--- design/flow/design.v ---
		module cordic_vec(clk,a0,b0,r,ang);
input signed[15:0]a0,b0;
input clk;
  output signed [15:0]r,ang;
  wire signed [15:0] a1,a2,a3,a4,a5,a6,a7,a8,a9,a10,a11,a12,a13,a14,a15,a16;
  wire signed [15:0] b1,b2,b3,b4,b5,b6,b7,b8,b9,b10,b11,b12,b13,b14,b15,b16;
  wire signed [15:0] angle_x1,angle_x2,angle_x3,angle_x4,angle_x5,angle_x6,angle_x7,angle_x8,angle_x9,angle_x10,angle_x11,angle_x12,angle_x13,angle_x14,angle_x15,angle_x16;
wire signed [15:0] v = 16'd0607;
  vec k1(clk,a0,b0,b0,4'b0,16'b0,a1,b1,angle_x1);
  vec k2(clk,a1,b1,b1,4'd1,angle_x1,a2,b2,angle_x2);
  vec k3(clk,a2,b2,b2,4'd2,angle_x2,a3,b3,angle_x3);
  vec k4(clk,a3,b3,b3,4'd3,angle_x3,a4,b4,angle_x4);
  vec k5(clk,a4,b4,b4,4'd4,angle_x4,a5,b5,angle_x5);
  vec k6(clk,a5,b5,b5,4'd5,angle_x5,a6,b6,angle_x6);
  vec k7(clk,a6,b6,b6,4'd6,angle_x6,a7,b7,angle_x7);
  vec k8(clk,a7,b7,b7,4'd7,angle_x7,a8,b8,angle_x8);
  vec k9(clk,a8,b8,b8,4'd8,angle_x8,a9,b9,angle_x9);
  vec k10(clk,a9,b9,b9,4'd9,angle_x9,a10,b10,angle_x10);
  vec k11(clk,a10,b10,b10,4'd10,angle_x10,a11,b11,angle_x11);
  vec k12(clk,a11,b11,b11,4'd11,angle_x11,a12,b12,angle_x12);
  vec k13(clk,a12,b12,b12,4'd12,angle_x12,a13,b13,angle_x13);
  vec k14(clk,a13,b13,b13,4'd13,angle_x13,a14,b14,angle_x14);
  vec k15(clk,a14,b14,b14,4'd14,angle_x14,a15,b15,angle_x15);
  vec k16(clk,a15,b15,b15,4'd15,angle_x15,a16,b16,angle_x16);
assign  r=v*a16/1000;
assign ang=angle_x16;
endmodule
  module vec(clk,a,b,z,i,angle_y,af,bf,angle_x);
    input signed [15:0]a,b,angle_y,z;
  input clk;
  input [3:0]i;
  output reg signed [15:0]af,bf,angle_x;
    wire [15:0]angle[15:0];
  assign angle[0]=16'd45000;
  assign angle[1]=16'd26570;
  assign angle[2]=16'd14040;
  assign angle[3]=16'd7130;
  assign angle[4]=16'd3580;
  assign angle[5]=16'd1790;
  assign angle[6]=16'd0895;
  assign angle[7]=16'd0448;
  assign angle[8]=16'd0224;
  assign angle[9]=16'd0112;
  assign angle[10]=16'd0056;
  assign angle[11]=16'd0028;
  assign angle[12]=16'd0013;
  assign angle[13]=16'd0007;
  assign angle[14]=16'd0003;
  assign angle[15]=16'd0001;
  always@(posedge clk)
    begin
      if(z < 0)  
   begin
     af<= a - (b>>>i);
     bf<= b + (a>>>i);
     angle_x<=angle_y-angle[i];
     end
  else
    begin
      af<=a+(b>>>i);
      bf<=b-(a>>>i);
      angle_x<=angle_y+angle[i];
      end
    end 
endmodule
--- design/flow/run.sh ---
#!/bin/bash
# the make line also repeats each setting of config.mk as NAME=value (left out here)
make -C /OpenROAD-flow-scripts/flow DESIGN_CONFIG=/design/flow/config.mk WORK_HOME=/design/flow/orfs CLKGATE_MAP_FILE= finish
--- design/flow/config.mk ---
export PLATFORM = sky130hd
export DESIGN_NAME = cordic_vec
export DESIGN_NICKNAME = cordic_vec
export VERILOG_FILES = /design/flow/design.v
export SDC_FILE = /design/flow/constraint.sdc
export NUM_CORES = 4
export LEC_CHECK = 0
export CAP_MARGIN = 20
export CORE_MARGIN = 2
export CORE_UTILIZATION = 66
export SLEW_MARGIN = 20
--- design/flow/constraint.sdc ---
create_clock -name core_clock -period 23.9 [get_ports {clk}]
set_input_delay 4.7800 -clock core_clock [delete_from_list [all_inputs] [get_ports {clk}]]
set_output_delay 4.7800 -clock core_clock [all_outputs]
set_load 0.01 [all_outputs]
==> impl_metrics.toml, run 1 <==
# yosys + openroad results
[outcome]
status = "finished clean"

[floorplanning]
io_pins = 65
core_area_sq_um = 81720
chipArea_sq_um = 84420
fp_util = 0.6632
fp-row-count = 105
die_x_microns = 290.6
dieHeight_microns = 290.6

[sta]
post-route-period-util = 0.9788
slew_headroom = 0.2340
finalMaxSlewViolations = 0
finalCriticalPeriod_ns = 23.39
finalHoldViolations = 0
max_freq_mhz = 42.75
finalSetupViolCount = 0
fin_worst_skew_ns = 0.04449
tightest_slew_ns = 1.141
fin_hold_ws_ns = 0.3180

[global_route]
track_usage = 0.2742
antenna_found_initial = 0
grt_overflow = 0
first_global_vias = 41170
grt_max_degree = 57
grt_pass1_wl_microns = 195600

[setup_path]
r2r_slack_ns = 19.37
start_kind = "flop"
path_buffers = 12
path_depth = 70
worst-setup-path-type = "flop to output pin"
worstReg2RegEnd = "k13.angle_x[15]"
endpoint = "r[14]"
slowest_stage = "fa_1"
worstPathMaxFanout = 11
worst_path_largest_cell_delay_ns = 0.55
cp.arrival_ns = 18.61
cpMostUsedCell = "buf_4"
cp.required_ns = 19.12
rr_worst_depth = 17
crit_path_start = "k16.af[12]"
end_kind = "output pin"
timing.rr.start = "k12.bf[15]"
crit_family = "AND-OR/OR-AND gates"

[synth]
synth.largest_area_cell = "dfxtp_1"
muxShareOfSynthArea = 0.01452
syn_area_sq_um = 54190
yosysWarnings = 1
ys_top_cells_by_area = "dfxtp_1 26%, ha_1 18%, xnor2_1 9.5%"
yosys_area_sq_um = 54190
synth-seq-area-share = 0.2582
postSynthAreaPerCell_sq_um = 8.871
yosys.area_share.aoi = 0.2049
synthTopLogicFamily = "adder cells"
syn-num-nets = 7045
synth_xor_xnor_area_share = 0.1470
async_reset_ff_frac = 0
ys_sh_simple = 0.08889
edf_count = 0
ys_top_cells_by_count = "784 x ha_1, 727 x inv_1, 699 x dfxtp_1"
synth_stat.cells = 6109
ys_types = 148
syn_inst = 6109
ff_type = "dfxtp_1"
top_cell = "ha_1"
synth-adder-area-share = 0.2251
top_cell_area_share = 0.2582
ys.flops = 699

[route]
vias = 42190
wl_per_cell_microns = 15.92
routed_wl_microns = 118600
dr.pass1.iters = 5
ant_nets = 0
viasPerCell = 5.666
drc = 0
drt-initial-drc-count = 2138

[hold_path]
holdPathEnd = "k9.angle_x[3]"
min-delay-start = "k8.angle_x[3]"
hp-class = "flop to flop"
hold_depth = 0

[clock_network]
clockBufferDepth = 3
clk-insertion-delay-late_ns = 0.63
tritoncts = "built"
cts_max_level = 3
cts_buffers = 77
clkTransAtPathRegs_ns = 0.06
clock_sinks = 699
cts-root-buf = "clkbuf_16"
ctsHoldBuffers = 0

[run]
drv_cap = 0
openroad.warnings = 80

[finish]
fin_area_sq_um = 60630
area_growth_pct = 11.87
finalNetCount = 7253

[place]
gp_congestion = 0.9198
dpl.hpwl_microns = 93430
post_dp_cell_area_sq_um = 56220
portBuffers = 63
[final cells by class]
| class | count | area (sq um) |
|---|---|---|
| Fill cell | 6197 | 21090 |
| Tap cell | 1070 | 1339 |
| Timing Repair Buffer | 226 | 1912 |
| Clock inverter | 31 | 406.6 |
| Clock buffer | 106 | 2218 |
| Multi-Input combinational cell | 4581 | 37970 |
| Sequential cell | 699 | 14030 |
| Inverter | 732 | 2750 |
| Antenna cell | 1 | 2.502 |
[metrics by stage]
step	util	setup slack, ns	cells	TNS [ns]
finish	0.7419	0.5075	7446	0
CTS	0.7239	0.009623	7372	0
floorplan	-	1.085	6109	0
global route	0.7419	-0.2364	7445	-1.893
global placement	0.6880	0.2611	7223	0
detailed placement	0.6880	-0.1294	7223	-0.6134
[metal layers]
metal / wire length (microns) / global-route usage / vias up
met5: 0 / 0 / -
met4: 3288 / 0.08227 / 0
met3: 5159 / 0.03365 / 206
met2: 55990 / 0.4683 / 811
met1: 54130 / 0.3630 / 19670
li1: - / - / 21500
[timing repair]
| item | in CTS | in global routing |
|---|---|---|
| endpoints found under the hold margin | 0 | 0 |
| pin swaps | 14 | 78 |
| setup endpoints to repair | 16 | 16 |
| gates cloned | 1 | 2 |
| setup buffers | 11 | 70 |
| gates resized | 47 | 196 |
==> inputs of run 2 (changes only) <==
Settings changed: CORE_UTILIZATION 66 to 71, CTS_CLUSTER_SIZE from default to 32, MAX_ROUTING_LAYER from default to met4.
Clock period 23.9 ns to 19.9 ns, I/O delays scaled along.
==> impl_metrics.toml, run 2 <==
# yosys + openroad results
[clock_network]
clk-insertion-delay-late_ns = 0.67
cts-root-buf = "clkbuf_16"
cts_max_level = 3
clockBufferDepth = 3
tritoncts = "built"
cts_buffers = 75
clock_sinks = 699
clkTransAtPathRegs_ns = 0.06

[sta]
finalHoldViolations = 0
finalCriticalPeriod_ns = 22.04
fin_worst_skew_ns = 0.06907
max_freq_mhz = 45.37
post-route-period-util = 1.108
slew_headroom = 0.2627
finalWorstSetupSlack_ns = -2.140
finalSetupViolCount = 16
finalMaxSlewViolations = 0
tightest_slew_ns = 1.098
totalNegativeSetupSlack_ns = -32.30
rsz0062_at_grt = "true"

[synth]
ys_sh_simple = 0.08889
syn_inst = 6109
synth_xor_xnor_area_share = 0.1470
yosysWarnings = 1
ys_top_cells_by_count = "784 x ha_1, 727 x inv_1, 699 x dfxtp_1"
edf_count = 0
synthTopLogicFamily = "adder cells"
yosys.area_share.aoi = 0.2049
async_reset_ff_frac = 0
syn-num-nets = 7045
ys.flops = 699
syn_area_sq_um = 54190
synth-seq-area-share = 0.2582
yosys_area_sq_um = 54190
synth_stat.cells = 6109
ff_type = "dfxtp_1"
top_cell = "ha_1"
top_cell_area_share = 0.2582
ys_top_cells_by_area = "dfxtp_1 26%, ha_1 18%, xnor2_1 9.5%"
ys_types = 148
synth.largest_area_cell = "dfxtp_1"
synth-adder-area-share = 0.2251
muxShareOfSynthArea = 0.01452
postSynthAreaPerCell_sq_um = 8.871

[route]
drc = 0
viasPerCell = 5.783
wl_per_cell_microns = 16.96
dr.pass1.iters = 6
drt-initial-drc-count = 2703
routed_wl_microns = 131800
ant_nets = 0
vias = 44930

[floorplanning]
dieHeight_microns = 280.3
io_pins = 65
chipArea_sq_um = 78560
core_area_sq_um = 75700
die_x_microns = 280.3
fp-row-count = 101
fp_util = 0.7159

[setup_path]
start_kind = "flop"
path_buffers = 16
cp.arrival_ns = 18.06
end_kind = "output pin"
cp.required_ns = 15.92
worst-setup-path-type = "flop to output pin"
slowest_stage = "fa_1"
cpMostUsedCell = "buf_4"
crit_path_start = "k16.af[3]"
endpoint = "r[10]"
worstPathMaxFanout = 8
r2r_slack_ns = 15.18
path_depth = 75
timing.rr.start = "k12.bf[15]"
rr_worst_depth = 17
crit_family = "AND-OR/OR-AND gates"
worstReg2RegEnd = "k13.af[15]"
worst_path_largest_cell_delay_ns = 0.53

[global_route]
track_usage = 0.3414
grt_max_degree = 57
grt_overflow = 0
antenna_found_initial = 1
first_global_vias = 46490
grt_pass1_wl_microns = 219000

[run]
openroad.warnings = 83
drv_cap = 0

[hold_path]
min-delay-start = "k9.angle_x[2]"
holdPathEnd = "k10.angle_x[2]"
hold_depth = 0
hp-class = "flop to flop"

[place]
dpl.hpwl_microns = 99500
pre_cts_slack_ns = -2.073
gp_congestion = 0.9493
portBuffers = 63

[outcome]
violations = "negative setup slack"
status = "complete, but fails checks"

[finish]
fill_cells = 4491
area_growth_pct = 17.22
finalNetCount = 7665
fin_util = 0.8393
## run 2: cell type report
| class | count | area (sq um) | area share |
|---|---|---|---|
| antenna | 3 | 7.507 | 0.0001182 |
| timing repair buffer | 643 | 5009 | 0.07884 |
| multi-input combinational | 4578 | 37910 | 0.5968 |
| tap | 978 | 1224 | 0.01926 |
| clock buffer | 94 | 2081 | 0.03275 |
| sequential | 699 | 14030 | 0.2208 |
| inverter | 732 | 2753 | 0.04333 |
| clock inverter | 41 | 513.0 | 0.008075 |
## run 2: what timing repair did
action                     CTS  global route
gates cloned                 0             0
gates resized              130            80
buffers inserted            18            22
hold buffers                 0             0
setup endpoints to repair   16            16
pin swaps                   44            70
## run 2: routing by layer
metal  wire (microns)  vias up  global-route usage
met5                0        -                   -
met4             4456        0              0.1182
met3             5494      349             0.03547
met2            65120     1104              0.5996
met1            56710    21160              0.4067
li1                 -    22320                   -
## run 2: metrics by stage
step / hold slack [ns] / instances / area (sq um)
floorplan: 0.3096 / 6109 / 54480
global placement: 0.3123 / 7591 / 59870
detailed placement: 0.3136 / 7591 / 59870
CTS: 0.3272 / 7743 / 62960
global route: 0.3294 / 7766 / 63520
finish: 0.3258 / 7768 / 63530
==> inputs of run 3 (changes only) <==
Settings changed: CORE_UTILIZATION 71 to 66, CTS_CLUSTER_SIZE 32 to default, MAX_ROUTING_LAYER met4 to default, SETUP_SLACK_MARGIN from default to 5.0.
Clock period 19.9 ns to 25.8 ns, I/O delays scaled along.
==> impl_metrics.toml, run 3 <==
# yosys + openroad results
[hold_path]
min-delay-start = "k10.angle_x[2]"
hold_depth = 0
holdPathEnd = "k11.angle_x[2]"
hp-class = "flop to flop"

[sta]
fin_worst_skew_ns = 0.03300
finalCriticalPeriod_ns = 23.32
rsz0062_at_grt = "true"
finalSetupViolCount = 0
slew_headroom = 0.2483
fin_hold_ws_ns = 0.3158
finalHoldViolations = 0
max_freq_mhz = 42.89
tightest_slew_ns = 1.119
post-route-period-util = 0.9037
totalNegativeSetupSlack_ns = 0
finalMaxSlewViolations = 0

[floorplanning]
dieHeight_microns = 290.6
die_x_microns = 290.6
fp_util = 0.6632
chipArea_sq_um = 84420
fp-row-count = 105
io_pins = 65
core_area_sq_um = 81720

[synth]
synth-seq-area-share = 0.2582
syn_area_sq_um = 54190
muxShareOfSynthArea = 0.01452
syn-num-nets = 7045
ys_sh_simple = 0.08889
top_cell = "ha_1"
ys_top_cells_by_area = "dfxtp_1 26%, ha_1 18%, xnor2_1 9.5%"
yosys.area_share.aoi = 0.2049
yosysWarnings = 1
ys_types = 148
synth_xor_xnor_area_share = 0.1470
synth_stat.cells = 6109
synthTopLogicFamily = "adder cells"
ff_type = "dfxtp_1"
postSynthAreaPerCell_sq_um = 8.871
synth.largest_area_cell = "dfxtp_1"
ys.flops = 699
yosys_area_sq_um = 54190
synth-adder-area-share = 0.2251
ys_top_cells_by_count = "784 x ha_1, 727 x inv_1, 699 x dfxtp_1"
syn_inst = 6109
async_reset_ff_frac = 0
top_cell_area_share = 0.2582
edf_count = 0

[setup_path]
timing.rr.start = "k12.bf[15]"
worstPathMaxFanout = 8
r2r_slack_ns = 21.35
worst_path_largest_cell_delay_ns = 0.58
path_buffers = 12
cp.required_ns = 20.64
crit_path_start = "k16.af[12]"
endpoint = "r[12]"
cp.arrival_ns = 18.16
cpMostUsedCell = "buf_4"
rr_worst_depth = 17
crit_family = "AND-OR/OR-AND gates"
worstReg2RegEnd = "k13.angle_x[15]"
start_kind = "flop"
slowest_stage = "or4b_4"
worst-setup-path-type = "flop to output pin"
end_kind = "output pin"
path_depth = 70

[finish]
finalNetCount = 7347
fill_cells = 5791
fin_util = 0.7665
area_growth_pct = 15.57

[route]
viasPerCell = 5.685
ant_nets = 0
wl_per_cell_microns = 16.24
drc = 0
dr.pass1.iters = 6
routed_wl_microns = 122500
n_antenna_cell = 0
vias = 42870
drt-initial-drc-count = 2354

[global_route]
grt_max_degree = 57
grt_overflow = 0
antenna_found_initial = 0
track_usage = 0.2840
first_global_vias = 42470
grt_pass1_wl_microns = 203400

[place]
portBuffers = 63
gp_congestion = 0.9417
dpl.hpwl_microns = 92070

[clock_network]
ctsHoldBuffers = 0
clock_sinks = 699
cts_max_level = 3
cts_buffers = 76
clockBufferDepth = 3
clk-insertion-delay-late_ns = 0.62
clkTransAtPathRegs_ns = 0.06
cts-root-buf = "clkbuf_16"
tritoncts = "built"

[outcome]
status = "finished clean"

[run]
drv_cap = 0
openroad.warnings = 83
[run 3: stage by stage]
stage | setup WS [ns] | std cells | area [sq um]
floorplan | 3.724 | 6109 | 54480
global placement | 0.6975 | 7171 | 56100
detailed placement | 0.2769 | 7171 | 56100
CTS | 2.696 | 7486 | 61530
global route | 1.756 | 7541 | 62630
finish | 2.484 | 7541 | 62630
[run 3: what timing repair did]
item | CTS | global route
buffers inserted | 176 | 55
resized | 307 | 127
endpoints found under the setup margin | 16 | 16
pin swaps | 141 | 112
cloned | 1 | 0
[run 3: layer usage]
metal  share of wire  vias to the layer above  track usage
li1                -                    21670            -
met1            0.46                    20030       0.3773
met2            0.48                      947       0.4924
met3           0.041                      225      0.02983
met4           0.024                        0      0.07481
met5               0                        -            0
[run 3: final cells by class]
type | count | area [sq um] | share of cell area
multi-input cells | 4579 | 39000 | 0.6227
well taps | 1070 | 1339 | 0.02138
flip-flops and latches | 699 | 14050 | 0.2244
repair buffers | 323 | 2678 | 0.04275
clock inverters | 34 | 565.5 | 0.009030
clock buffers | 104 | 2240 | 0.03576
inverters | 732 | 2758 | 0.04403
==> inputs of run 4 (changes only) <==
Settings changed: CORE_UTILIZATION 66 to 72, SETUP_SLACK_MARGIN 5.0 to -0.74.
Clock period 25.8 ns to 22.1 ns, I/O delays scaled along.
==> impl_metrics.toml, run 4 <==
# yosys + openroad results
[finish]
finalNetCount = 7504
area_growth_pct = 14.88
regArea_sq_um = 14030
final_cells = 7594
logic_area_sq_um = 37960
fill_cells = 4371
fin_util = 0.8363

[setup_path]
worst-setup-path-type = "flop to output pin"
cp.required_ns = 17.68
worstReg2RegEnd = "k13.af[15]"
end_kind = "output pin"
rr_worst_depth = 18
r2r_slack_ns = 17.21
timing.rr.start = "k12.bf[15]"
worst_path_largest_cell_delay_ns = 0.56
path_depth = 71
crit_path_start = "k16.af[7]"
crit_family = "AND-OR/OR-AND gates"
cpMostUsedCell = "buf_4"
worstPathMaxFanout = 7
cp.arrival_ns = 18.00
slowest_stage = "or4b_4"
start_kind = "flop"
endpoint = "r[8]"
path_buffers = 12

[global_route]
antenna_found_initial = 2
first_global_vias = 45280
grt.met1_usage = 0.4066
busiest_layer = "met2"
grt_pass1_wl_microns = 212500
grt_overflow = 0
use_met3 = 0.03475
grt_max_degree = 57
track_usage = 0.3258
use_met2 = 0.5821

[synth]
top_cell_area_share = 0.2582
synth-adder-area-share = 0.2251
ys_types = 148
yosys.area_share.aoi = 0.2049
syn-num-nets = 7045
ys_top_cells_by_area = "dfxtp_1 26%, ha_1 18%, xnor2_1 9.5%"
ys_top_cells_by_count = "784 x ha_1, 727 x inv_1, 699 x dfxtp_1"
synth_stat.cells = 6109
postSynthAreaPerCell_sq_um = 8.871
muxShareOfSynthArea = 0.01452
synthTopLogicFamily = "adder cells"
synth.largest_area_cell = "dfxtp_1"
syn_inst = 6109
ys.flops = 699
synth_xor_xnor_area_share = 0.1470
top_cell = "ha_1"
ys_sh_simple = 0.08889
yosysWarnings = 1
synth-seq-area-share = 0.2582
yosys_area_sq_um = 54190
edf_count = 0
syn_area_sq_um = 54190
ff_type = "dfxtp_1"
async_reset_ff_frac = 0

[sta]
finalWorstSetupSlack_ns = -0.3150
finalCriticalPeriod_ns = 22.42
max_freq_mhz = 44.61
post-route-period-util = 1.014
totalNegativeSetupSlack_ns = -3.182
fin_worst_skew_ns = 0.03257
rsz0062_at_grt = "true"
finalMaxSlewViolations = 0
finalHoldViolations = 0
finalSetupViolCount = 16
tightest_slew_ns = 1.129
slew_headroom = 0.2421

[clock_network]
clock_sinks = 699
tritoncts = "built"
ctsHoldBuffers = 0
clkTransAtPathRegs_ns = 0.07
cts_max_level = 3
cts_buffers = 73
clockBufferDepth = 3
cts-root-buf = "clkbuf_16"
clk-insertion-delay-late_ns = 0.63

[hold_path]
hold_depth = 0
min-delay-start = "k9.angle_x[1]"
holdPathEnd = "k10.angle_x[1]"
hp-class = "flop to flop"

[place]
dp_cells = 7429
dpl.hpwl_microns = 97910
portBuffers = 63
gp_congestion = 0.9429
pre_cts_slack_ns = -0.3450

[floorplanning]
core_area_sq_um = 74450
fp-row-count = 100
chipArea_sq_um = 77480
io_pins = 65
fp_util = 0.7280
die_x_microns = 278.4
dieHeight_microns = 278.4

[route]
dr.pass1.iters = 6
n_antenna_cell = 0
viasPerCell = 5.850
drt-initial-drc-count = 2738
wl_per_cell_microns = 17.05
ant_nets = 0
vias = 44430
drc = 0
routed_wl_microns = 129500

[outcome]
status = "complete, but fails checks"
violations = "negative setup slack"

[run]
drv_cap = 0
openroad.warnings = 81
[run 4: area by class of cell]
cell class              count  share of cell area
well taps                 969             0.01947
inverters                 732             0.04417
clock inverters            29            0.006230
clock buffers             103             0.03340
flip-flops and latches    699              0.2254
repair buffers            484             0.06162
multi-input cells        4578              0.6098
[run 4: per-layer routing]
metal  share of wire  up-vias
met5         0.00010        -
met4           0.033        2
met3           0.044      301
met2            0.49     1166
met1            0.43    20970
li1                -    21990
[run 4: timing repair]
action,4_1_cts,5_1_grt
setup buffers,5,47
pin swaps,9,74
endpoints found under the setup margin,14,16
resized,50,189
[run 4: per-stage QoR]
step / hold WS, ns / area [sq um]
floorplan: 0.3096 / 54190
global placement: 0.3108 / 58420
detailed placement: 0.3121 / 58420
CTS: 0.3227 / 61180
global route: 0.3339 / 62260
finish: 0.3240 / 62260
==> inputs of run 5 (changes only) <==
Settings changed: CORE_UTILIZATION 72 to 66, SETUP_SLACK_MARGIN -0.74 to -0.54.
Clock period 22.1 ns to 22.4 ns, I/O delays scaled along.
==> impl_metrics.toml, run 5 <==
# yosys + openroad results
[outcome]
status = "complete, but fails checks"
violations = "negative setup slack"

[synth]
async_reset_ff_frac = 0
synth_stat.cells = 6109
top_cell = "ha_1"
top_cell_area_share = 0.2582
synth.largest_area_cell = "dfxtp_1"
edf_count = 0
ys_sh_simple = 0.08889
ys.flops = 699
synth-seq-area-share = 0.2582
syn-num-nets = 7045
syn_inst = 6109
muxShareOfSynthArea = 0.01452
ys_types = 148
yosysWarnings = 1
postSynthAreaPerCell_sq_um = 8.871
yosys_area_sq_um = 54190
synth-adder-area-share = 0.2251
ys_top_cells_by_area = "dfxtp_1 26%, ha_1 18%, xnor2_1 9.5%"
synthTopLogicFamily = "adder cells"
ff_type = "dfxtp_1"
ys_top_cells_by_count = "784 x ha_1, 727 x inv_1, 699 x dfxtp_1"
synth_xor_xnor_area_share = 0.1470
syn_area_sq_um = 54190
yosys.area_share.aoi = 0.2049

[hold_path]
hp-class = "flop to flop"
min-delay-start = "k10.angle_x[2]"
holdPathEnd = "k11.angle_x[2]"
hold_depth = 0

[setup_path]
start_kind = "flop"
endpoint = "r[15]"
rr_worst_depth = 17
timing.rr.start = "k12.bf[15]"
end_kind = "output pin"
worst_path_largest_cell_delay_ns = 0.54
slowest_stage = "fa_1"
worstPathMaxFanout = 9
worst-setup-path-type = "flop to output pin"
crit_family = "AND-OR/OR-AND gates"
cp.arrival_ns = 18.02
cp.required_ns = 17.92
path_buffers = 11
worstReg2RegEnd = "k13.angle_x[15]"
path_depth = 69
r2r_slack_ns = 17.83
crit_path_start = "k16.af[5]"

[clock_network]
clkTransAtPathRegs_ns = 0.06
tritoncts = "built"
clockBufferDepth = 3
clock_sinks = 699
cts_max_level = 3
cts_buffers = 74
clk-insertion-delay-late_ns = 0.64
cts-root-buf = "clkbuf_16"

[floorplanning]
chipArea_sq_um = 84420
fp_util = 0.6632
io_pins = 65
die_x_microns = 290.6
fp-row-count = 105
dieHeight_microns = 290.6
core_area_sq_um = 81720

[route]
drc = 0
n_antenna_cell = 0
wl_per_cell_microns = 15.61
vias = 42290
routed_wl_microns = 117800
drt-initial-drc-count = 2025
ant_nets = 0
viasPerCell = 5.604
dr.pass1.iters = 5

[run]
openroad.warnings = 81
drv_cap = 0

[global_route]
grt_max_degree = 57
grt_pass1_wl_microns = 198900
antenna_found_initial = 0
first_global_vias = 42310
track_usage = 0.2771
grt_overflow = 0

[sta]
post-route-period-util = 1.005
finalSetupViolCount = 7
rsz0062_at_grt = "true"
slew_headroom = 0.3360
finalWorstSetupSlack_ns = -0.1021
totalNegativeSetupSlack_ns = -0.2712
fin_worst_skew_ns = 0.03879
finalCriticalPeriod_ns = 22.50
finalMaxSlewViolations = 0
tightest_slew_ns = 0.9947
finalHoldViolations = 0
max_freq_mhz = 44.44

[place]
gp_congestion = 0.9355
dpl.hpwl_microns = 94150
portBuffers = 63

[finish]
fin_util = 0.7483
finalNetCount = 7354
area_growth_pct = 12.82
==> run 5: what timing repair did <==
action                                  in CTS  in global routing
pin swaps                                   17                 49
hold buffers                                 0                  0
gates resized                               30                138
cloned                                       0                  0
setup buffers                               10                 24
endpoints found under the setup margin      14                 16
==> run 5: cell type report <==
type,count,area (sq um)
clock buffers,94,2068
clock inverters,40,701.9
fillers,6161,20570
inverters,732,2749
multi-input cells,4578,37570
well taps,1070,1339
flip-flops and latches,699,14010
repair buffers,333,2704
==> run 5: stage by stage <==
| stage | instances | hold WS (ns) | setup slack, ns | cell area [sq um] |
|---|---|---|---|---|
| floorplan | 6109 | 0.3096 | -0.1150 | 54190 |
| global placement | 7380 | 0.3110 | 0.06134 | 57400 |
| detailed placement | 7380 | 0.3121 | -0.1783 | 57400 |
| CTS | 7524 | 0.3216 | -0.5325 | 60330 |
| global route | 7546 | 0.3266 | -0.9382 | 61140 |
| finish | 7546 | 0.3197 | -0.1021 | 61140 |
==> run 5: metal layers <==
metal | vias to the layer above | global-route usage | share of wire | routed length [microns]
met1 | 19750 | 0.3661 | 0.47 | 55150
met3 | 175 | 0.02860 | 0.035 | 4173
met5 | - | 0 | 0 | 0
li1 | 21690 | - | - | -
met4 | 0 | 0.06736 | 0.023 | 2723
met2 | 675 | 0.4856 | 0.47 | 55750
==> inputs of run 6 (changes only) <==
Settings changed: CAP_MARGIN 20 to 15, CORE_UTILIZATION 66 to 71, CTS_CLUSTER_DIAMETER from default to 41, CTS_CLUSTER_SIZE from default to 32, MAX_ROUTING_LAYER from default to met4, PLACE_DENSITY from default to 0.66, SETUP_SLACK_MARGIN -0.54 to default.
Clock period 22.4 ns to 19.9 ns, I/O delays scaled along.
==> impl_metrics.toml, run 6 <==
# yosys + openroad results
[outcome]
status = "complete, but fails checks"
violations = "negative setup slack"

[global_route]
antenna_found_initial = 0
track_usage = 0.3513
first_global_vias = 47140
grt_pass1_wl_microns = 224900
grt_overflow = 0
grt_max_degree = 57

[finish]
area_growth_pct = 19.46
finalNetCount = 7705
fin_area_sq_um = 64740

[synth]
synth_stat.cells = 6109
ys_sh_simple = 0.08889
syn_inst = 6109
top_cell_area_share = 0.2582
async_reset_ff_frac = 0
yosys.area_share.aoi = 0.2049
syn-num-nets = 7045
ys_top_cells_by_area = "dfxtp_1 26%, ha_1 18%, xnor2_1 9.5%"
top_cell = "ha_1"
synth_xor_xnor_area_share = 0.1470
synthTopLogicFamily = "adder cells"
postSynthAreaPerCell_sq_um = 8.871
syn_area_sq_um = 54190
yosysWarnings = 1
muxShareOfSynthArea = 0.01452
synth-seq-area-share = 0.2582
ys_top_cells_by_count = "784 x ha_1, 727 x inv_1, 699 x dfxtp_1"
ys_types = 148
synth.largest_area_cell = "dfxtp_1"
yosys_area_sq_um = 54190
synth-adder-area-share = 0.2251
ys.flops = 699
ff_type = "dfxtp_1"
edf_count = 0

[place]
dpl.hpwl_microns = 99500
portBuffers = 63
gp_congestion = 0.9493
post_dp_cell_area_sq_um = 59870

[clock_network]
cts_buffers = 90
tritoncts = "built"
clk-insertion-delay-late_ns = 0.69
cts-root-buf = "clkbuf_16"
cts_max_level = 3
clockBufferDepth = 3
clkTransAtPathRegs_ns = 0.08
clock_sinks = 699

[setup_path]
cp.required_ns = 15.92
rr_worst_depth = 17
worst-setup-path-type = "flop to output pin"
endpoint = "r[12]"
path_depth = 73
start_kind = "flop"
end_kind = "output pin"
cp.arrival_ns = 18.19
crit_path_start = "k16.af[11]"
crit_family = "AND-OR/OR-AND gates"
timing.rr.start = "k12.bf[15]"
worstPathMaxFanout = 8
slowest_stage = "or4b_4"
path_buffers = 14
r2r_slack_ns = 15.13
cpMostUsedCell = "buf_4"
worst_path_largest_cell_delay_ns = 0.56
worstReg2RegEnd = "k13.angle_x[15]"

[route]
highest_layer = "met4"
viasPerCell = 5.888
drc = 0
routed_wl_microns = 139000
wl_met2_microns = 69570
vias = 46070
ant_nets = 0
wl_met3_microns = 6554
wl_per_cell_microns = 17.76
met1_length_microns = 58140
dr.pass1.iters = 6
drt-initial-drc-count = 3091

[sta]
max_freq_mhz = 45.10
rsz0062_at_grt = "true"
slew_headroom = 0.2777
finalWorstSetupSlack_ns = -2.271
post-route-period-util = 1.114
fin_hold_ws_ns = 0.3109
tightest_slew_ns = 1.068
finalHoldViolations = 0
finalSetupViolCount = 16
finalMaxSlewViolations = 0
finalCriticalPeriod_ns = 22.17
fin_worst_skew_ns = 0.07083

[run]
openroad.warnings = 83
drv_cap = 0

[floorplanning]
dieHeight_microns = 280.3
io_pins = 65
core_area_sq_um = 75700
chipArea_sq_um = 78560
fp_util = 0.7159
fp-row-count = 101
die_x_microns = 280.3

[hold_path]
hp-class = "flop to flop"
holdPathEnd = "k9.angle_x[3]"
hold_depth = 0
min-delay-start = "k8.angle_x[3]"
run 6: final cells by class:
| type | instances | area, sq um |
|---|---|---|
| multi-input cells | 4578 | 38300 |
| flip-flops and latches | 699 | 14040 |
| fillers | 4196 | 10950 |
| repair buffers | 668 | 5209 |
| inverters | 732 | 2758 |
| clock buffers | 100 | 2340 |
| well taps | 978 | 1224 |
| clock inverters | 68 | 873.3 |
| diodes | 1 | 2.502 |
run 6: repair_timing:
item	CTS	global route
resized	168	127
buffers inserted	31	34
hold buffers	0	0
endpoints found under the setup margin	16	16
pin swaps	46	96
run 6: layer usage:
| metal | GRT usage | up-vias |
|---|---|---|
| met1 | 0.4162 | 21850 |
| met5 | - | - |
| met4 | 0.1172 | 0 |
| met3 | 0.04014 | 393 |
| li1 | - | 22420 |
| met2 | 0.6191 | 1407 |
run 6: stage by stage:
| step | cells | setup slack [ns] | setup TNS (ns) | utilization |
|---|---|---|---|---|
| after floorplan | 6109 | -0.9961 | -12.48 | - |
| after global placement | 7591 | -1.712 | -23.36 | 0.7910 |
| after detailed placement | 7591 | -2.073 | -30.04 | 0.7910 |
| after CTS | 7789 | -1.869 | -28.16 | 0.8440 |
| after global routing | 7823 | -3.034 | -46.70 | 0.8553 |
| final | 7824 | -2.271 | -34.48 | 0.8553 |
==> inputs of run 7 (changes only) <==
Settings changed: CAP_MARGIN 15 to 20, CORE_UTILIZATION 71 to 40, CTS_CLUSTER_DIAMETER 41 to default, CTS_CLUSTER_SIZE 32 to default, MAX_ROUTING_LAYER met4 to default, PLACE_DENSITY 0.66 to default.
Clock period 19.9 ns to 26.6 ns, I/O delays scaled along.
==> impl_metrics.toml, run 7 <==
# yosys + openroad results
[outcome]
status = "finished clean"

[hold_path]
min-delay-start = "k10.angle_x[2]"
hp-class = "flop to flop"
hold_depth = 0
holdPathEnd = "k11.angle_x[2]"

[synth]
async_reset_ff_frac = 0
syn_inst = 6109
yosys_area_sq_um = 54190
ys_top_cells_by_area = "dfxtp_1 26%, ha_1 18%, xnor2_1 9.5%"
synth_stat.cells = 6109
ys.flops = 699
top_cell = "ha_1"
synthTopLogicFamily = "adder cells"
synth.largest_area_cell = "dfxtp_1"
muxShareOfSynthArea = 0.01452
syn_area_sq_um = 54190
synth-adder-area-share = 0.2251
postSynthAreaPerCell_sq_um = 8.871
ys_top_cells_by_count = "784 x ha_1, 727 x inv_1, 699 x dfxtp_1"
ys_sh_simple = 0.08889
yosysWarnings = 1
syn-num-nets = 7045
synth_xor_xnor_area_share = 0.1470
ff_type = "dfxtp_1"
yosys.area_share.aoi = 0.2049
ys_types = 148
top_cell_area_share = 0.2582
synth-seq-area-share = 0.2582
edf_count = 0

[setup_path]
rr_worst_depth = 17
path_buffers = 5
end_kind = "output pin"
timing.rr.start = "k12.bf[15]"
crit_path_start = "k16.af[15]"
cp.required_ns = 21.28
crit_family = "AND-OR/OR-AND gates"
worst-setup-path-type = "flop to output pin"
worst_path_largest_cell_delay_ns = 0.60
r2r_slack_ns = 22.15
worstPathMaxFanout = 16
path_depth = 65
start_kind = "flop"
endpoint = "r[6]"
cpMostUsedCell = "fa_1"
worstReg2RegEnd = "k13.angle_x[15]"
cp.arrival_ns = 20.41
slowest_stage = "clkdlybuf4s50_1"

[sta]
tightest_slew_ns = 1.071
slew_headroom = 0.2806
finalHoldViolations = 0
max_freq_mhz = 38.86
post-route-period-util = 0.9673
fin_worst_skew_ns = 0.03527
finalCriticalPeriod_ns = 25.73
finalSetupViolCount = 0
finalMaxSlewViolations = 0

[route]
routed_wl_microns = 115000
n_antenna_cell = 0
vias = 40760
drc = 0
drt-initial-drc-count = 2107
viasPerCell = 5.065
ant_nets = 0
dr.pass1.iters = 5
wl_per_cell_microns = 14.29

[global_route]
first_global_vias = 39380
grt_max_degree = 57
track_usage = 0.1642
antenna_found_initial = 1
grt_pass1_wl_microns = 191100
grt_overflow = 0

[finish]
fin_util = 0.4452
fill_cells = 13100
final_cells = 8048
area_growth_pct = 10.87
finalNetCount = 7139

[clock_network]
cts_buffers = 80
cts-root-buf = "clkbuf_16"
ctsHoldBuffers = 0
clockBufferDepth = 3
clk-insertion-delay-late_ns = 0.65
clkTransAtPathRegs_ns = 0.06
cts_max_level = 3
clock_sinks = 699
tritoncts = "built"

[floorplanning]
die_x_microns = 372.1
core_area_sq_um = 135000
fp-row-count = 135
fp_util = 0.4016
io_pins = 65
chipArea_sq_um = 138400
dieHeight_microns = 372.1

[place]
gp_congestion = 0.8796
dp_cells = 7881
portBuffers = 63
dpl.hpwl_microns = 93090

[run]
drv_cap = 0
openroad.warnings = 78
## run 7: layout make-up
| class | count | area (sq um) | area share |
|---|---|---|---|
| flip-flops and latches | 699 | 14010 | 0.2332 |
| clock buffers | 109 | 2261 | 0.03763 |
| multi-input cells | 4580 | 37330 | 0.6213 |
| well taps | 1781 | 2228 | 0.03709 |
| repair buffers | 110 | 978.4 | 0.01628 |
| clock inverters | 37 | 525.5 | 0.008746 |
| inverters | 732 | 2748 | 0.04573 |
## run 7: metal layers
metal | vias up | part of all wire | global-route usage
li1 | 21270 | - | -
met1 | 18810 | 0.48 | 0.2164
met2 | 519 | 0.47 | 0.2834
met3 | 172 | 0.030 | 0.02076
met4 | 0 | 0.021 | 0.03869
met5 | - | 0 | 0
## run 7: per-stage QoR
step | cell area, sq um | hold WS [ns] | setup slack, ns | TNS, ns
2_1_floorplan | 54190 | 0.3096 | 3.245 | 0
3_3_place_gp | 56710 | 0.3111 | 0.4194 | 0
3_5_place_dp | 56710 | 0.3121 | 0.1662 | 0
4_1_cts | 59540 | 0.3231 | 0.01653 | 0
5_1_grt | 60090 | 0.3335 | -0.06726 | -0.1330
6_report | 60090 | 0.3250 | 0.8699 | 0
## run 7: repair_timing
item                       in CTS  in global routing
gates cloned                    0                  2
pin swaps                       0                 13
buffers inserted                0                 19
gates resized                  11                 69
setup endpoints to repair      15                 16
==> inputs of run 8 (changes only) <==
Settings changed: ABC_AREA from default to 1, CTS_CLUSTER_DIAMETER from default to 389, PLACE_DENSITY from default to 0.66, TNS_END_PERCENT from default to 65.
Clock period 26.6 ns to 32.0 ns, I/O delays scaled along.
==> impl_metrics.toml, run 8 <==
# yosys + openroad results
[outcome]
status = "finished clean"

[route]
drc = 0
ant_nets = 0
wl_per_cell_microns = 12.79
dr.pass1.iters = 5
routed_wl_microns = 111400
drt-initial-drc-count = 1661
viasPerCell = 4.802
vias = 41840

[synth]
top_cell = "inv_1"
synthTopLogicFamily = "adder cells"
yosys_area_sq_um = 54200
ys_top_cells_by_count = "1036 x inv_1, 806 x nand2_1, 784 x ha_1"
top_cell_area_share = 0.2582
synth_xor_xnor_area_share = 0.1358
edf_count = 0
yosysWarnings = 1
muxShareOfSynthArea = 0.0005540
synth.largest_area_cell = "dfxtp_1"
syn_inst = 6775
synth_stat.cells = 6775
synth-seq-area-share = 0.2582
synth-adder-area-share = 0.2249
syn_area_sq_um = 54200
postSynthAreaPerCell_sq_um = 8.001
ff_type = "dfxtp_1"
ys_top_cells_by_area = "dfxtp_1 26%, ha_1 18%, xor2_1 11%"
ys_sh_simple = 0.1712
ys_types = 71
ys.flops = 699
async_reset_ff_frac = 0
syn-num-nets = 7711
yosys.area_share.aoi = 0.1269

[global_route]
first_global_vias = 41350
antenna_found_initial = 0
grt_overflow = 0
grt_max_degree = 42
grt_pass1_wl_microns = 188300
track_usage = 0.1617

[sta]
finalWorstSetupSlack_ns = 8.504
finalMaxSlewViolations = 0
max_freq_mhz = 42.56
finalSetupViolCount = 0
finalHoldViolations = 0
fin_worst_skew_ns = 0.02507
slew_headroom = 0.3570
rsz0062_at_grt = "false"
tightest_slew_ns = 0.9557
finalCriticalPeriod_ns = 23.50
totalNegativeSetupSlack_ns = 0
post-route-period-util = 0.7343

[setup_path]
crit_path_start = "k16.af[8]"
slowest_stage = "dfxtp_1"
cp.arrival_ns = 17.10
path_depth = 108
worst_path_largest_cell_delay_ns = 0.64
cp.required_ns = 25.60
worstPathMaxFanout = 12
worst-setup-path-type = "flop to output pin"
start_kind = "flop"
crit_family = "simple AND/OR/NAND/NOR gates"
worstReg2RegEnd = "k9.bf[15]"
r2r_slack_ns = 27.15
end_kind = "output pin"
timing.rr.start = "k8.bf[15]"
endpoint = "r[14]"
cpMostUsedCell = "nand2_2"
path_buffers = 18
rr_worst_depth = 19

[place]
portBuffers = 63
gp_congestion = 0.9040
post_dp_cell_area_sq_um = 56940
dpl.hpwl_microns = 92800
pre_cts_slack_ns = 9.225

[floorplanning]
fp-row-count = 135
io_pins = 65
core_area_sq_um = 135000
die_x_microns = 372.1
fp_util = 0.4016
dieHeight_microns = 372.1
chipArea_sq_um = 138500

[clock_network]
cts_resized = 0
clkTransAtPathRegs_ns = 0.06
cts_buffers = 74
cts_max_level = 3
clockBufferDepth = 3
tritoncts = "built"
clk-insertion-delay-late_ns = 0.64
cts-root-buf = "clkbuf_16"
ctsHoldBuffers = 0
clock_sinks = 699
postCtsSetupRepairBufs = 0

[hold_path]
hold_depth = 0
min-delay-start = "k11.angle_x[1]"
hp-class = "flop to flop"
holdPathEnd = "k12.angle_x[1]"

[run]
openroad.warnings = 78
drv_cap = 0

[finish]
area_growth_pct = 9.690
finalNetCount = 7810
fin_area_sq_um = 59460
## run 8: stage by stage
stage          hold slack (ns)  instances    util
2_1_floorplan           0.3096       6775       -
3_3_place_gp            0.3110       8579  0.4219
3_5_place_dp            0.3121       8579  0.4219
4_1_cts                 0.3275       8710  0.4405
5_1_grt                 0.3313       8710  0.4405
6_report                0.3266       8712  0.4406
## run 8: routing by layer
layer | vias to the layer above | wire (microns) | GRT usage
li1 | 22210 | - | -
met1 | 18830 | 47420 | 0.1791
met2 | 546 | 56280 | 0.3067
met3 | 255 | 2891 | 0.01864
met4 | 0 | 4833 | 0.07134
met5 | - | 0 | 0
## run 8: area by class of cell
cell class	instances	area (sq um)
diodes	2	5.005
clock buffers	104	2136
clock inverters	27	380.4
fillers	13150	75500
inverters	1100	4173
multi-input cells	4914	35750
flip-flops and latches	699	13990
well taps	1781	2228
repair buffers	85	795.8
==> inputs of run 9 (changes only) <==
Settings changed: ABC_AREA 1 to default, CTS_CLUSTER_DIAMETER 389 to default, PLACE_DENSITY 0.66 to default, SETUP_SLACK_MARGIN from default to -1.43, TNS_END_PERCENT 65 to default.
Clock period 32.0 ns to 29.4 ns, I/O delays scaled along.
==> impl_metrics.toml, run 9 <==
# yosys + openroad results
[sta]
fin_worst_skew_ns = 0.03695
fin_hold_ws_ns = 0.3222
post-route-period-util = 0.9611
slew_headroom = 0.3049
finalCriticalPeriod_ns = 28.26
max_freq_mhz = 35.39
finalHoldViolations = 0
tightest_slew_ns = 1.016
finalSetupViolCount = 0
finalMaxSlewViolations = 0

[setup_path]
start_kind = "flop"
cp.arrival_ns = 22.38
worst_path_largest_cell_delay_ns = 0.82
worstReg2RegEnd = "k14.af[15]"
path_depth = 61
worst-setup-path-type = "flop to output pin"
path_buffers = 4
cpMostUsedCell = "fa_1"
endpoint = "r[6]"
r2r_slack_ns = 25.03
crit_path_start = "k16.af[8]"
rr_worst_depth = 17
worstPathMaxFanout = 14
crit_family = "AND-OR/OR-AND gates"
timing.rr.start = "k13.bf[15]"
cp.required_ns = 23.52
slowest_stage = "a2111oi_0"
end_kind = "output pin"

[clock_network]
postCtsSetupRepairBufs = 0
cts_resized = 0
cts-root-buf = "clkbuf_16"
cts_max_level = 3
cts_buffers = 79
clockBufferDepth = 3
clock_sinks = 699
ctsHoldBuffers = 0
clkTransAtPathRegs_ns = 0.06
clk-insertion-delay-late_ns = 0.65
tritoncts = "built"

[synth]
muxShareOfSynthArea = 0.01452
synth_stat.cells = 6109
yosysWarnings = 1
synth-adder-area-share = 0.2251
postSynthAreaPerCell_sq_um = 8.871
ys_top_cells_by_count = "784 x ha_1, 727 x inv_1, 699 x dfxtp_1"
synthTopLogicFamily = "adder cells"
syn_inst = 6109
syn-num-nets = 7045
top_cell = "ha_1"
syn_area_sq_um = 54190
edf_count = 0
ff_type = "dfxtp_1"
ys_sh_simple = 0.08889
synth-seq-area-share = 0.2582
synth_xor_xnor_area_share = 0.1470
yosys_area_sq_um = 54190
ys_types = 148
yosys.area_share.aoi = 0.2049
top_cell_area_share = 0.2582
ys_top_cells_by_area = "dfxtp_1 26%, ha_1 18%, xnor2_1 9.5%"
async_reset_ff_frac = 0
synth.largest_area_cell = "dfxtp_1"
ys.flops = 699

[route]
wl_per_cell_microns = 14.17
ant_nets = 0
drc = 0
drt-initial-drc-count = 1982
viasPerCell = 5.048
routed_wl_microns = 113800
vias = 40530
dr.pass1.iters = 6

[finish]
final_cells = 8029
finalNetCount = 7116
area_growth_pct = 9.729

[global_route]
grt_overflow = 0
first_global_vias = 39170
grt_max_degree = 57
antenna_found_initial = 0
use_met2 = 0.2838
grt_pass1_wl_microns = 190100
grt.met1_usage = 0.2148
track_usage = 0.1633
busiest_layer = "met2"
use_met3 = 0.01925

[run]
drv_cap = 0
openroad.warnings = 78

[place]
dp_cells = 7880
dpl.hpwl_microns = 92870
gp_congestion = 0.8711
portBuffers = 63

[floorplanning]
io_pins = 65
chipArea_sq_um = 138400
fp-row-count = 135
dieHeight_microns = 372.1
core_area_sq_um = 135000
die_x_microns = 372.1
fp_util = 0.4016

[hold_path]
hold_depth = 0
holdPathEnd = "k10.angle_x[1]"
hp-class = "flop to flop"
min-delay-start = "k9.angle_x[1]"

[outcome]
status = "finished clean"
[run 9: per-stage QoR]
step	util	instance area, sq um	worst slack [ns]	TNS [ns]
detailed placement	0.4201	56700	2.093	0
global placement	0.4201	56700	2.311	0
floorplan	-	54190	5.485	0
finish	0.4406	59470	1.144	0
global route	0.4406	59460	-0.3872	-1.914
CTS	0.4406	59460	1.343	0
[run 9: area by class of cell]
type | count | area [sq um]
well taps | 1781 | 2228
fillers | 13130 | 75490
flip-flops and latches | 699 | 13990
multi-input cells | 4578 | 36900
clock inverters | 38 | 560.5
repair buffers | 90 | 828.3
clock buffers | 110 | 2203
diodes | 1 | 2.502
inverters | 732 | 2748
[run 9: routing by layer]
metal  part of all wire  up-vias
li1                   -    21250
met1               0.48    18600
met2               0.47      533
met3              0.032      147
met4              0.021        0
met5                  0        -
==> inputs of run 10 (changes only) <==
Settings changed: CORE_UTILIZATION 40 to 11, SETUP_SLACK_MARGIN -1.43 to default.
Clock period 29.4 ns to 32.5 ns, I/O delays scaled along.
==> impl_metrics.toml, run 10 <==
# yosys + openroad results
[synth]
ys_types = 148
top_cell_area_share = 0.2582
synthTopLogicFamily = "adder cells"
synth_xor_xnor_area_share = 0.1470
yosys.area_share.aoi = 0.2049
edf_count = 0
yosys_area_sq_um = 54190
syn-num-nets = 7045
synth.largest_area_cell = "dfxtp_1"
syn_area_sq_um = 54190
synth_stat.cells = 6109
syn_inst = 6109
yosysWarnings = 1
ys.flops = 699
async_reset_ff_frac = 0
top_cell = "ha_1"
ff_type = "dfxtp_1"
ys_sh_simple = 0.08889
synth-seq-area-share = 0.2582
muxShareOfSynthArea = 0.01452
postSynthAreaPerCell_sq_um = 8.871
ys_top_cells_by_area = "dfxtp_1 26%, ha_1 18%, xnor2_1 9.5%"
synth-adder-area-share = 0.2251
ys_top_cells_by_count = "784 x ha_1, 727 x inv_1, 699 x dfxtp_1"

[setup_path]
path_buffers = 4
start_kind = "flop"
slowest_stage = "a2111oi_0"
worstPathMaxFanout = 14
worst-setup-path-type = "flop to output pin"
crit_path_start = "k16.af[8]"
cp.arrival_ns = 22.11
path_depth = 62
crit_family = "AND-OR/OR-AND gates"
end_kind = "output pin"
endpoint = "r[12]"
timing.rr.start = "k12.bf[15]"
cpMostUsedCell = "fa_1"
rr_worst_depth = 17
r2r_slack_ns = 27.95
worst_path_largest_cell_delay_ns = 0.74
worstReg2RegEnd = "k13.angle_x[15]"
cp.required_ns = 26.00

[sta]
finalSetupViolCount = 0
post-route-period-util = 0.8804
fin_hold_ws_ns = 0.3289
finalHoldViolations = 0
max_freq_mhz = 34.95
totalNegativeSetupSlack_ns = 0
slew_headroom = 0.2897
rsz0062_at_grt = "false"
finalWorstSetupSlack_ns = 3.886
fin_worst_skew_ns = 0.03494
finalCriticalPeriod_ns = 28.61
tightest_slew_ns = 1.064
finalMaxSlewViolations = 0

[clock_network]
ctsHoldBuffers = 0
cts_max_level = 2
postCtsSetupRepairBufs = 0
clock_sinks = 699
tritoncts = "built"
clkTransAtPathRegs_ns = 0.07
cts_buffers = 58
cts-root-buf = "clkbuf_16"
cts_resized = 0
clockBufferDepth = 3
clk-insertion-delay-late_ns = 0.66

[global_route]
track_usage = 0.04355
antenna_found_initial = 4
grt_pass1_wl_microns = 188800
grt_max_degree = 57
first_global_vias = 39010
grt_overflow = 0

[route]
ant_nets = 0
wl_per_cell_microns = 8.704
routed_wl_microns = 110400
dr.pass1.iters = 6
drt-initial-drc-count = 1805
drc = 0
vias = 39630
viasPerCell = 3.126

[place]
dpl.hpwl_microns = 89940
portBuffers = 63
dp_cells = 12570
pre_cts_slack_ns = 4.884
gp_congestion = 0.8062

[outcome]
status = "finished clean"

[run]
openroad.warnings = 78
drv_cap = 0

[floorplanning]
fp_util = 0.1105
io_pins = 65
core_area_sq_um = 490400
fp-row-count = 257
dieHeight_microns = 705.9
die_x_microns = 705.9
chipArea_sq_um = 498300

[hold_path]
holdPathEnd = "k9.angle_x[2]"
hold_depth = 0
min-delay-start = "k8.angle_x[2]"
hp-class = "flop to flop"

[finish]
final_cells = 12680
finalNetCount = 7089
area_growth_pct = 19.14
run 10: layer usage:
metal	global-route usage	vias to the layer above	wire, microns
met5	0	-	0
li1	-	21190	-
met1	0.06209	17770	58180
met3	0.006459	118	3891
met2	0.07012	553	46850
met4	0.006608	0	1432
run 10: metrics by stage:
stage / cell area (sq um) / utilization
3_5_place_dp: 62530 / 0.1275
2_1_floorplan: 54190 / -
4_1_cts: 64560 / 0.1316
3_3_place_gp: 62530 / 0.1275
5_1_grt: 64570 / 0.1317
6_report: 64570 / 0.1317
run 10: layout make-up:
cell class | instances | area [sq um]
fillers | 55600 | 425800
multi-input cells | 4578 | 36910
flip-flops and latches | 699 | 13990
well taps | 6475 | 8102
inverters | 732 | 2748
clock buffers | 83 | 1729
repair buffers | 84 | 783.3
clock inverters | 26 | 299.0
diodes | 1 | 2.502
==> inputs of run 11 (changes only) <==
Settings changed: CORE_UTILIZATION 11 to 40.
Clock period 32.5 ns to 29.4 ns, I/O delays scaled along.
==> impl_metrics.toml, run 11 <==
# yosys + openroad results
[setup_path]
start_kind = "flop"
cp.arrival_ns = 22.05
slowest_stage = "o311a_1"
worstPathMaxFanout = 25
end_kind = "output pin"
worst_path_largest_cell_delay_ns = 0.84
crit_path_start = "k16.af[8]"
path_depth = 61
endpoint = "r[6]"
timing.rr.start = "k15.bf[15]"
crit_family = "AND-OR/OR-AND gates"
worstReg2RegEnd = "k16.af[15]"
rr_worst_depth = 19
r2r_slack_ns = 25.02
path_buffers = 4
worst-setup-path-type = "flop to output pin"
cp.required_ns = 23.52

[hold_path]
min-delay-start = "k9.angle_x[1]"
holdPathEnd = "k10.angle_x[1]"
hold_depth = 0
hp-class = "flop to flop"

[place]
portBuffers = 63
pre_cts_slack_ns = 2.093
gp_congestion = 0.8711
dp_cells = 7880
dpl.hpwl_microns = 92870

[synth]
ys_top_cells_by_count = "784 x ha_1, 727 x inv_1, 699 x dfxtp_1"
async_reset_ff_frac = 0
syn_area_sq_um = 54190
synth-adder-area-share = 0.2251
syn-num-nets = 7045
top_cell_area_share = 0.2582
postSynthAreaPerCell_sq_um = 8.871
ys_sh_simple = 0.08889
ys.flops = 699
ff_type = "dfxtp_1"
syn_inst = 6109
yosys_area_sq_um = 54190
synth_stat.cells = 6109
ys_types = 148
synth-seq-area-share = 0.2582
synth.largest_area_cell = "dfxtp_1"
edf_count = 0
top_cell = "ha_1"
synth_xor_xnor_area_share = 0.1470
yosysWarnings = 1
ys_top_cells_by_area = "dfxtp_1 26%, ha_1 18%, xnor2_1 9.5%"
synthTopLogicFamily = "adder cells"
muxShareOfSynthArea = 0.01452
yosys.area_share.aoi = 0.2049

[clock_network]
clkTransAtPathRegs_ns = 0.06
cts_max_level = 3
clk-insertion-delay-late_ns = 0.66
clockBufferDepth = 3
cts_buffers = 79
ctsHoldBuffers = 0
cts-root-buf = "clkbuf_16"
cts_resized = 0
tritoncts = "built"
postCtsSetupRepairBufs = 0
clock_sinks = 699

[finish]
area_growth_pct = 9.787
fill_cells = 13120
logic_area_sq_um = 36930
finalNetCount = 7116
final_cells = 8029
regArea_sq_um = 13990

[global_route]
grt_max_degree = 57
grt_pass1_wl_microns = 190100
antenna_found_initial = 0
track_usage = 0.1633
grt_overflow = 0
first_global_vias = 39170

[route]
vias = 40580
dr.pass1.iters = 5
drc = 0
viasPerCell = 5.054
ant_nets = 0
drt-initial-drc-count = 2118
wl_per_cell_microns = 14.18
routed_wl_microns = 113900

[run]
drv_cap = 0
openroad.warnings = 78

[sta]
post-route-period-util = 0.9502
slew_headroom = 0.3324
finalCriticalPeriod_ns = 27.93
rsz0062_at_grt = "false"
fin_worst_skew_ns = 0.03677
finalMaxSlewViolations = 0
max_freq_mhz = 35.80
fin_hold_ws_ns = 0.3222
totalNegativeSetupSlack_ns = 0
finalHoldViolations = 0
finalSetupViolCount = 0
finalWorstSetupSlack_ns = 1.465
tightest_slew_ns = 0.9943

[floorplanning]
io_pins = 65
chipArea_sq_um = 138400
dieHeight_microns = 372.1
fp_util = 0.4016
core_area_sq_um = 135000
die_x_microns = 372.1
fp-row-count = 135

[outcome]
status = "finished clean"
## run 11: final cells by class
cell class / instances / area share
multi-input combinational: 4578 / 0.6207
sequential: 699 / 0.2352
inverter: 732 / 0.04618
tap: 1781 / 0.03745
clock buffer: 110 / 0.03703
timing repair buffer: 90 / 0.01392
clock inverter: 38 / 0.009421
antenna: 1 / 0.00004206
## run 11: per-layer routing
metal | part of all wire | routed length, microns | global-route usage | up-vias
li1 | - | - | - | 21250
met5 | 0 | 0 | 0 | -
met2 | 0.47 | 53660 | 0.2838 | 543
met1 | 0.48 | 54300 | 0.2148 | 18630
met4 | 0.021 | 2412 | 0.03769 | 0
met3 | 0.031 | 3478 | 0.01925 | 149
## run 11: stage by stage
stage               instance area (sq um)  utilization
floorplan                           54190            -
global placement                    56700       0.4201
detailed placement                  56700       0.4201
CTS                                 59460       0.4406
global route                        59500       0.4408
finish                              59500       0.4409
==> inputs of run 12 (changes only) <==
Settings changed: ABC_AREA from default to 1, CORE_UTILIZATION 40 to 72, CTS_CLUSTER_DIAMETER from default to 223, PLACE_DENSITY_LB_ADDON from default to 0.03.
Clock period 29.4 ns to 16.7 ns, I/O delays scaled along.
==> impl_metrics.toml, run 12 <==
# yosys + openroad results
[outcome]
status = "complete, but fails checks"
violations = "negative setup slack"

[clock_network]
clk-insertion-delay-late_ns = 0.63
clkTransAtPathRegs_ns = 0.08
cts-root-buf = "clkbuf_16"
tritoncts = "built"
clock_sinks = 699
ctsHoldBuffers = 0
cts_buffers = 75
clockBufferDepth = 3
cts_max_level = 3

[sta]
finalCriticalPeriod_ns = 18.65
slew_headroom = 0.3244
post-route-period-util = 1.117
finalSetupViolCount = 16
tightest_slew_ns = 1.012
fin_worst_skew_ns = 0.02915
max_freq_mhz = 53.62
rsz0062_at_grt = "true"
finalHoldViolations = 0
fin_hold_ws_ns = 0.3148
finalMaxSlewViolations = 0
totalNegativeSetupSlack_ns = -24.69
finalWorstSetupSlack_ns = -1.949

[synth]
synth_xor_xnor_area_share = 0.1358
top_cell_area_share = 0.2582
synthTopLogicFamily = "adder cells"
syn_area_sq_um = 54200
syn_inst = 6775
ys_top_cells_by_area = "dfxtp_1 26%, ha_1 18%, xor2_1 11%"
ys_types = 71
yosys.area_share.aoi = 0.1269
synth.largest_area_cell = "dfxtp_1"
syn-num-nets = 7711
ys_sh_simple = 0.1712
ys.flops = 699
synth-adder-area-share = 0.2249
postSynthAreaPerCell_sq_um = 8.001
muxShareOfSynthArea = 0.0005540
yosys_area_sq_um = 54200
async_reset_ff_frac = 0
synth-seq-area-share = 0.2582
top_cell = "inv_1"
yosysWarnings = 1
edf_count = 0
ff_type = "dfxtp_1"
ys_top_cells_by_count = "1036 x inv_1, 806 x nand2_1, 784 x ha_1"
synth_stat.cells = 6775

[global_route]
grt_pass1_wl_microns = 209000
track_usage = 0.3205
grt_max_degree = 34
first_global_vias = 46000
grt_overflow = 0
antenna_found_initial = 1

[setup_path]
r2r_slack_ns = 11.71
crit_family = "simple AND/OR/NAND/NOR gates"
crit_path_start = "k16.af[3]"
cp.arrival_ns = 15.31
worst-setup-path-type = "flop to output pin"
worstReg2RegEnd = "k9.bf[15]"
worstPathMaxFanout = 8
path_buffers = 23
timing.rr.start = "k8.bf[15]"
end_kind = "output pin"
path_depth = 110
cp.required_ns = 13.36
rr_worst_depth = 19
worst_path_largest_cell_delay_ns = 0.56
slowest_stage = "fa_1"
cpMostUsedCell = "nand2_4"
endpoint = "r[14]"
start_kind = "flop"

[route]
wl_per_cell_microns = 15.65
viasPerCell = 5.515
vias = 45770
drc = 0
drt-initial-drc-count = 2344
routed_wl_microns = 129900
dr.pass1.iters = 6
ant_nets = 0

[finish]
area_growth_pct = 17.43
finalNetCount = 8207

[place]
dpl.hpwl_microns = 96780
gp_congestion = 0.9084
portBuffers = 63

[floorplanning]
fp_util = 0.7281
die_x_microns = 278.4
chipArea_sq_um = 77500
io_pins = 65
dieHeight_microns = 278.4
core_area_sq_um = 74450
fp-row-count = 100

[run]
drv_cap = 0
openroad.warnings = 80

[hold_path]
hp-class = "flop to flop"
hold_depth = 0
holdPathEnd = "k9.angle_x[1]"
min-delay-start = "k8.angle_x[1]"
-- run 12: metal layers --
metal | wire length, microns | GRT usage
met5 | 0 | 0
met3 | 4567 | 0.03333
met2 | 68210 | 0.6162
met4 | 5689 | 0.1405
met1 | 51400 | 0.3534
-- run 12: cell type report --
| class | count | area, sq um |
|---|---|---|
| diodes | 1 | 2.502 |
| clock buffers | 107 | 2158 |
| clock inverters | 29 | 382.9 |
| fillers | 4447 | 10800 |
| inverters | 1100 | 4213 |
| multi-input cells | 4916 | 37840 |
| flip-flops and latches | 699 | 14030 |
| well taps | 969 | 1212 |
| repair buffers | 479 | 3819 |
-- run 12: through the flow --
step	worst slack [ns]	util	cell area [sq um]	cells
finish	-1.949	0.8550	63650	8300
global route	-2.793	0.8549	63650	8299
CTS	-1.569	0.8326	61980	8257
detailed placement	-1.672	0.7821	58230	8067
global placement	-1.301	0.7821	58230	8067
floorplan	0.04365	-	54210	6775
-- run 12: timing repair --
action,in CTS,in global routing
setup buffers,55,43
pin swaps,100,187
endpoints found under the setup margin,16,16
gates cloned,1,1
gates resized,254,328
